== violet ==
## multiplier_logic
module multiplier_logic (
    input  wire        clk,
    input  wire        rst_n,
    input  wire [15:0] a,
    input  wire [15:0] b,
    output reg  [31:0] y
);
     reg[15:0] a_r1,a_r2,a_r3;
     reg[15:0] b_r1,b_r2,b_r3;
    wire [31:0] pp [0:15];
    assign pp[0] = b[0] ? (a << 0) : 32'd0;
    assign pp[1] = b[1] ? (a << 1) : 32'd0;
    assign pp[2] = b[2] ? (a << 2) : 32'd0;
    assign pp[3] = b[3] ? (a << 3) : 32'd0;
    assign pp[4] = b[4] ? (a << 4) : 32'd0;
    assign pp[5] = b[5] ? (a << 5) : 32'd0;
    assign pp[6] = b[6] ? (a << 6) : 32'd0;
    assign pp[7] = b[7] ? (a << 7) : 32'd0;
	 assign pp[8] = b[8] ? (a << 8) : 32'd0;
    assign pp[9] = b[9] ? (a << 9) : 32'd0;
    assign pp[10] = b[10] ? (a << 10) : 32'd0;
    assign pp[11] = b[11] ? (a << 11) : 32'd0;
    assign pp[12] = b[12] ? (a << 12) : 32'd0;
	 assign pp[13] = b[13] ? (a << 13) : 32'd0;
    assign pp[14] = b[14] ? (a << 14) : 32'd0;
    assign pp[15] = b[15] ? (a << 15) : 32'd0;
	 reg [31:0] s1_0, s1_1, s1_2, s1_3, s1_4, s1_5, s1_6, s1_7;
    reg [31:0] s2_0, s2_1, s2_2, s2_3;
    reg [31:0] s3_0, s3_1;
    reg [31:0] s4;
    always @(posedge clk) begin
        if (!rst_n) begin
		  a_r1 <= 32'd0;a_r2 <= 32'd0;a_r3<= 32'd0;
		  b_r1 <= 32'd0;b_r2 <= 32'd0;b_r3<= 32'd0;
		      s1_0 <= 32'd0;
				s1_1 <= 32'd0;
				s1_2 <= 32'd0;
				s1_3 <= 32'd0;
				s1_4 <= 32'd0;
				s1_5 <= 32'd0;
				s1_6 <= 32'd0;
				s1_7 <= 32'd0;
				s2_0 <= 32'd0;
				s2_1 <= 32'd0;
				s2_2 <= 32'd0;
				s2_3 <= 32'd0;
				s3_0 <= 32'd0;
				s3_1 <= 32'd0;
            y  <= 32'd0;
            s4 <= 32'd0;
        end else begin
		     a_r1<=a;
           a_r2<=a_r1; 
  ...
Settings: LEC_CHECK=0, CAP_MARGIN=20, CORE_MARGIN=2, CORE_UTILIZATION=40, SLEW_MARGIN=20; clock period 3.82 ns.
run.sh (not shown) runs the stock make flow with config.mk's settings and CLKGATE_MAP_FILE=.
Setup changes, violet to fjord
Settings: SETUP_SLACK_MARGIN: unset -> -0.28; CORE_UTILIZATION: 40 -> 66; the clock period (ns, I/O delays scaled along): 3.82 -> 2.9.
[summary]
violet and fjord: one clean run, violet; the rest did not finish clean.
The flow completed for fjord, but it is not clean: the layout still shows negative setup slack.
Going from violet to fjord, clock-net power grew by 13%; combinational share of power grew by 2.8 points.
The critical path capture point comes out s1_6[27] in one run and s1_1[19] in the other, namely in violet and fjord respectively.
fjord ends up with a wire length that is 3.6% higher than in violet.
#### Input delta (xenon over fjord)
Settings: CORE_UTILIZATION now 39, was 66; SETUP_SLACK_MARGIN no longer set, was -0.28; the clock period (ns, I/O delays scaled along) now 3.82, was 2.9.
--- outcome ---
xenon closes out successfully: all stages finished, all timing, DRC and antenna checks passed. Part of the power in registers, xenon and fjord: lower on xenon. Changes observed in xenon relative to fjord: number of buffers outside the clock class in the layout decreased by 137 relative to the old numbers; final routed wirelength across all metal layers lost 790 um; summed area of non-filler cells in the final layout now sits lower; placement-stage worst setup slack went up. Sort xenon and fjord by power dissipated by switching net loads, ascending, and xenon comes first. The final reports for xenon and fjord show starting utilization of the core area lower in the former. fjord leaves less setup margin than xenon. In xenon the share of power burned in the clock network turned out 2.6 points higher than in fjord. Of xenon and fjord, the run reporting the higher clock buffer count in the final layout was xenon. xenon — global routing usage on met2 26 points lower, fjord as reference.
--- input diff xenon..nickel ---
Settings: CORE_UTILIZATION changed from 39 to 70; CAP_MARGIN changed from 20 to 0; HOLD_SLACK_MARGIN newly set to -0.07; TNS_END_PERCENT newly set to 80; CTS_CLUSTER_DIAMETER newly set to 275; CTS_CLUSTER_SIZE newly set to 39; ABC_AREA newly set to 0; SETUP_SLACK_MARGIN newly set to 0.25; the clock period (ns, I/O delays scaled along) changed from 3.82 to 2.15.
## What came out
For nickel, the flow was terminated by a tool error in 4_1_cts and produced no final design.
Compared with xenon, in nickel and-or/or-and share of the synthesized area shows no meaningful change, estimated wirelength of the detail-placed design climbed about 16%.
For width of the chip, dividing the value from xenon by the value from nickel gives 1.3.
In the metrics for nickel and xenon, the one carrying the higher placed standard-cell area is nickel.
Per the comparison of nickel with xenon, synthesized instance count now sits at about the same level, total die size went down by about 44%, core utilization before placement has increased.

The RTL this note starts from:
==> flow/design.v <==
module multiplier_logic (
    input  wire        clk,
    input  wire        rst_n,
    input  wire [15:0] a,
    input  wire [15:0] b,
    output reg  [31:0] y
);
     reg[15:0] a_r1,a_r2,a_r3;
     reg[15:0] b_r1,b_r2,b_r3;
    wire [31:0] pp [0:15];
    assign pp[0] = b[0] ? (a << 0) : 32'd0;
    assign pp[1] = b[1] ? (a << 1) : 32'd0;
    assign pp[2] = b[2] ? (a << 2) : 32'd0;
    assign pp[3] = b[3] ? (a << 3) : 32'd0;
    assign pp[4] = b[4] ? (a << 4) : 32'd0;
    assign pp[5] = b[5] ? (a << 5) : 32'd0;
    assign pp[6] = b[6] ? (a << 6) : 32'd0;
    assign pp[7] = b[7] ? (a << 7) : 32'd0;
	 assign pp[8] = b[8] ? (a << 8) : 32'd0;
    assign pp[9] = b[9] ? (a << 9) : 32'd0;
    assign pp[10] = b[10] ? (a << 10) : 32'd0;
    assign pp[11] = b[11] ? (a << 11) : 32'd0;
    assign pp[12] = b[12] ? (a << 12) : 32'd0;
	 assign pp[13] = b[13] ? (a << 13) : 32'd0;
    assign pp[14] = b[14] ? (a << 14) : 32'd0;
    assign pp[15] = b[15] ? (a << 15) : 32'd0;
	 reg [31:0] s1_0, s1_1, s1_2, s1_3, s1_4, s1_5, s1_6, s1_7;
    reg [31:0] s2_0, s2_1, s2_2, s2_3;
    reg [31:0] s3_0, s3_1;
    reg [31:0] s4;
    always @(posedge clk) begin
        if (!rst_n) begin
		  a_r1 <= 32'd0;a_r2 <= 32'd0;a_r3<= 32'd0;
		  b_r1 <= 32'd0;b_r2 <= 32'd0;b_r3<= 32'd0;
		      s1_0 <= 32'd0;
				s1_1 <= 32'd0;
				s1_2 <= 32'd0;
				s1_3 <= 32'd0;
				s1_4 <= 32'd0;
				s1_5 <= 32'd0;
				s1_6 <= 32'd0;
				s1_7 <= 32'd0;
				s2_0 <= 32'd0;
				s2_1 <= 32'd0;
				s2_2 <= 32'd0;
				s2_3 <= 32'd0;
				s3_0 <= 32'd0;
				s3_1 <= 32'd0;
            y  <= 32'd0;
            s4 <= 32'd0;
        end else begin
		     a_r1<=a;
           a_r2<=a_r1; 
           a_r3<=a_r2; 
			  b_r1<=b;
			  b_r2<=b_r1;
			  b_r3<=b_r2;
            s1_0 <= pp[0] + pp[1];
            s1_1 <= pp[2] + pp[3];
            s1_2 <= pp[4] + pp[5];
            s1_3 <= pp[6] + pp[7];
            s1_4 <= pp[8] + pp[9];
            s1_5 <= pp[10] + pp[11];
            s1_6 <= pp[12] + pp[13];
            s1_7 <= pp[14] + pp[15];
            s2_0 <= s1_0 + s1_1;
            s2_1 <= s1_2 + s1_3;
            s2_2 <= s1_4 + s1_5;
            s2_3 <= s1_6 + s1_7;
				s3_0  <= s2_0 + s2_1;
				s3_1  <= s2_2 + s2_3;
				s4    <= s3_0 + s3_1; 
            y  <= s4;
        end
    end
endmodule
clock: 4.96 ns
lec_check: 0
cap_margin: 40
core_aspect_ratio: 0.61
core_margin: 2
core_utilization: 30
cts_cluster_diameter: 243
gpl_timing_driven: 0
hold_slack_margin: 0.13
min_routing_layer: met1
place_density_lb_addon: 0.29
slew_margin: 40
tns_end_percent: 100
Edit:
CAP_MARGIN = 5   (was 40)
CORE_ASPECT_RATIO = unset   (was 0.61)
CORE_UTILIZATION = 65   (was 30)
CTS_CLUSTER_DIAMETER = 28   (was 243)
GPL_TIMING_DRIVEN = unset   (was 0)
HOLD_SLACK_MARGIN = unset   (was 0.13)
MIN_ROUTING_LAYER = unset   (was met1)
PLACE_DENSITY_LB_ADDON = unset   (was 0.29)
SETUP_SLACK_MARGIN = 0.39   (was unset)
SLEW_MARGIN = 20   (was 40)
TNS_END_PERCENT = unset   (was 100)
clock period = 2.69 ns   (was 4.96 ns; I/O delays follow)
Effect: With this change the flow aborted during 5_1_grt with ODB-0269; die area drops by 53%; area after synthesis does not change; synthesized cell count stays the same.
Edit:
CAP_MARGIN = 20   (was 5)
CTS_CLUSTER_DIAMETER = unset   (was 28)
Outcome: This time the run passed the timing, design-rule and antenna checks. Area after synthesis does not change. Synthesized cell count stays the same. Die area is unchanged.
Edit:
ABC_AREA = 0   (was unset)
CORE_UTILIZATION = 72   (was 65)
CTS_CLUSTER_DIAMETER = 393   (was unset)
CTS_CLUSTER_SIZE = 99   (was unset)
PLACE_DENSITY = 0.41   (was unset)
SETUP_SLACK_MARGIN = unset   (was 0.39)
TNS_END_PERCENT = 10   (was unset)
clock period = 2.13 ns   (was 2.69 ns; I/O delays follow)
With this change the flow did not get past 5_1_grt on GRT-0232.
Synthesized cell count stays the same.
Synthesized area is unchanged.
Die size fell by 9.5%.

== exp/lagoon ==
// multiplier_logic: RTL as listed in full above, without the edits since
make LEC_CHECK=0 ABC_AREA=1 CAP_MARGIN=20 CELL_PAD_IN_SITES_DETAIL_PLACEMENT=1 CORE_MARGIN=5 CORE_UTILIZATION=40 GPL_TIMING_DRIVEN=0 MAX_ROUTING_LAYER=met4 SLEW_MARGIN=20 TNS_END_PERCENT=45 finish   # period 4.5 ns
### exp/lagoon -> exp/cedar
- SETUP_SLACK_MARGIN: unset -> 0.53
- TNS_END_PERCENT: 45 -> unset
- CAP_MARGIN: 20 -> 15
- CELL_PAD_IN_SITES_DETAIL_PLACEMENT: 1 -> unset
- GPL_TIMING_DRIVEN: 0 -> unset
- CORE_UTILIZATION: 40 -> 66
- MAX_ROUTING_LAYER: met4 -> unset
- CORE_MARGIN: 5 -> 2
- the clock period (ns, I/O delays scaled along): 4.5 -> 2.12
In the summary table, exp/cedar is marked failed, with error GRT-0232 raised in 5_1_grt.
Going from exp/lagoon to exp/cedar, the total placed cells including tap cells was found to have gone down by about 2.5%.
From exp/lagoon to exp/cedar, floorplan net count did not move at all.
In the metrics for exp/lagoon and exp/cedar, the one carrying the higher post-cts gate resize count is exp/cedar.
exp/lagoon -> exp/cedar: chip height decreased by more than 10%
For CTS buffer count, dividing the value from exp/lagoon by the value from exp/cedar gives 1.05.
Relative to exp/lagoon, the placement-stage cell area of exp/cedar is higher by about 15%.
Summary of the comparison: pre-CTS worst setup slack is lower in exp/cedar, relative to exp/lagoon.
Changes observed in exp/cedar relative to exp/lagoon: number of buffers inserted by port buffering shows an increase of 33; parity-gate share of the synthesized area counting xor and xnor cells roughly the same.
Compared with exp/lagoon, exp/cedar shows a effective utilization at floorplan that is 26 points higher.
Looking at die area, exp/cedar sits 42% lower than exp/lagoon does.
What exp/delta does differently from exp/cedar at the input level:
- putting PLACE_DENSITY_LB_ADDON at 0.21 where nothing was set
- putting CTS_CLUSTER_DIAMETER at 211 where nothing was set
- putting CELL_PAD_IN_SITES_DETAIL_PLACEMENT at 0 where nothing was set
- swapping 15 for 20 in CAP_MARGIN
- putting GPL_ROUTABILITY_DRIVEN at 0 where nothing was set
- swapping 66 for 72 in CORE_UTILIZATION
- swapping 0.53 for 0.37 in SETUP_SLACK_MARGIN
- putting MIN_ROUTING_LAYER at met1 where nothing was set
- putting TNS_END_PERCENT at 45 where nothing was set
- putting CTS_CLUSTER_SIZE at 85 where nothing was set
- swapping 1 for 0 in ABC_AREA
### Flow results
- exp/delta vs exp/cedar — area inside the core boundary dropped by more than 10%
- exp/delta against exp/cedar; horizontal extent of the die is down by more than 10%.
- Run status, exp/cedar: aborted in 5_1_grt, error GRT-0232
- exp/delta did not finish: a tool error stopped it during 4_1_cts.
- exp/cedar fits on a die that is larger than the die of exp/delta.
Inputs modified between exp/delta and exp/maple:
- SETUP_SLACK_MARGIN now 0.26, was 0.37
- GPL_TIMING_DRIVEN now 0, previously not set
- MIN_ROUTING_LAYER no longer set, was met1
- CORE_ASPECT_RATIO now 0.54, previously not set
- CTS_CLUSTER_DIAMETER no longer set, was 211
- PLACE_DENSITY_LB_ADDON no longer set, was 0.21
- CORE_MARGIN now 5, was 2
- CORE_UTILIZATION now 40, was 72
- CTS_CLUSTER_SIZE no longer set, was 85
- SLEW_MARGIN now 15, was 20
- MAX_ROUTING_LAYER now met4, previously not set
- the clock period (ns, I/O delays scaled along) now 3.66, was 2.12
--- outcome ---
Number of placed instances with taps included delta for exp/maple relative to exp/delta: 41 lower. Taking exp/delta as the reference, in exp/maple worst-case setup slack after placement climbed 0.23 ns, die extent in x climbed about 80%, die area climbed 88%, yosys cell count barely changed. Both conditions hold for exp/maple: the flow ran to the end and the final layout passed the timing, design-rule and antenna checks.
Input-level comparison between exp/raven and exp/maple:
- CTS_CLUSTER_DIAMETER newly set to 393
- GPL_ROUTABILITY_DRIVEN removed (was 0)
- MAX_ROUTING_LAYER removed (was met4)
- CORE_ASPECT_RATIO removed (was 0.54)
- GPL_TIMING_DRIVEN removed (was 0)
- CTS_CLUSTER_SIZE newly set to 99
- CELL_PAD_IN_SITES_DETAIL_PLACEMENT removed (was 0)
- CORE_UTILIZATION changed from 40 to 72
- CORE_MARGIN changed from 5 to 2
- SETUP_SLACK_MARGIN changed from 0.26 to 0.5
- TNS_END_PERCENT changed from 45 to 10
- SLEW_MARGIN changed from 15 to 20
- the clock period (ns, I/O delays scaled along) changed from 3.66 to 2.13
### Flow results
exp/raven: DPL-0033 in 4_1_cts -> run aborted. Per the comparison of exp/raven with exp/maple, chip area lower; die height dropped 2.0%; synthesis area per yosys closely matched the old numbers; area after synthesis about even. Starting density of the core, exp/raven and exp/maple: lower on exp/maple. Changes observed in exp/raven relative to exp/maple: xor and xnor fraction of the mapped netlist area shows no meaningful change; placed cell area shows an increase of 13%; half-perimeter wire length after placement shows a reduction of 6.1%. Diff exp/maple..exp/raven | synthesized cell count | unchanged.

Starts from the design.v that is shown in full above.
make LEC_CHECK=0 CAP_MARGIN=20 CORE_MARGIN=2 CORE_UTILIZATION=40 SLEW_MARGIN=20 finish   # period 4.5 ns
Next try:
--- a/flow/config.mk
+++ b/flow/config.mk
@@ -9,3 +9,7 @@
 export CORE_MARGIN = 2
-export CORE_UTILIZATION = 40
+export CORE_UTILIZATION = 65
+export CTS_CLUSTER_SIZE = 43
+export HOLD_SLACK_MARGIN = 0.3
+export SETUP_SLACK_MARGIN = -0.28
 export SLEW_MARGIN = 20
+export TNS_END_PERCENT = 5
==> flow/constraint.sdc (replaced) <==
create_clock -name core_clock -period 2.9 [get_ports {clk}]
set_input_delay 0.5800 -clock core_clock [delete_from_list [all_inputs] [get_ports {clk}]]
set_output_delay 0.5800 -clock core_clock [all_outputs]
set_load 0.01 [all_outputs]
Result: The new run ran to the end with violations: setup timing; clock skew hardly moves; cell area climbs by a few percent; cell count drops by a few percent.
Next try:
--- a/flow/config.mk
+++ b/flow/config.mk
@@ -9,7 +9,6 @@
 export CORE_MARGIN = 2
-export CORE_UTILIZATION = 65
-export CTS_CLUSTER_SIZE = 43
-export HOLD_SLACK_MARGIN = 0.3
-export SETUP_SLACK_MARGIN = -0.28
+export CORE_UTILIZATION = 70
+export CTS_CLUSTER_SIZE = 77
+export PLACE_DENSITY_LB_ADDON = 0.0
+export SETUP_SLACK_MARGIN = 0.54
 export SLEW_MARGIN = 20
-export TNS_END_PERCENT = 5
==> flow/constraint.sdc (replaced) <==
create_clock -name core_clock -period 1.89 [get_ports {clk}]
set_input_delay 0.3780 -clock core_clock [delete_from_list [all_inputs] [get_ports {clk}]]
set_output_delay 0.3780 -clock core_clock [all_outputs]
set_load 0.01 [all_outputs]
Effect: This time the run failed in 4_1_cts with DPL-0038; die size decreases by a few percent; synthesized cell count does not change; area after synthesis is unchanged.
Next try:
==> flow/config.mk (replaced) <==
export PLATFORM = sky130hd
export DESIGN_NAME = multiplier_logic
export DESIGN_NICKNAME = multiplier_logic
export VERILOG_FILES = /design/flow/design.v
export SDC_FILE = /design/flow/constraint.sdc
export NUM_CORES = 4
export LEC_CHECK = 0
export CAP_MARGIN = 15
export CORE_MARGIN = 2
export CORE_UTILIZATION = 30
export CTS_CLUSTER_DIAMETER = 243
export SLEW_MARGIN = 10
export TNS_END_PERCENT = 30
==> flow/constraint.sdc (replaced) <==
create_clock -name core_clock -period 4.5 [get_ports {clk}]
set_input_delay 0.9000 -clock core_clock [delete_from_list [all_inputs] [get_ports {clk}]]
set_output_delay 0.9000 -clock core_clock [all_outputs]
set_load 0.01 [all_outputs]
With this change the flow finished with timing, DRC and antenna clean.
Die area is higher by 130%.
Synthesized area stays the same.
Synthesized cell count stays the same.
Power and IR drop assume default switching activity.
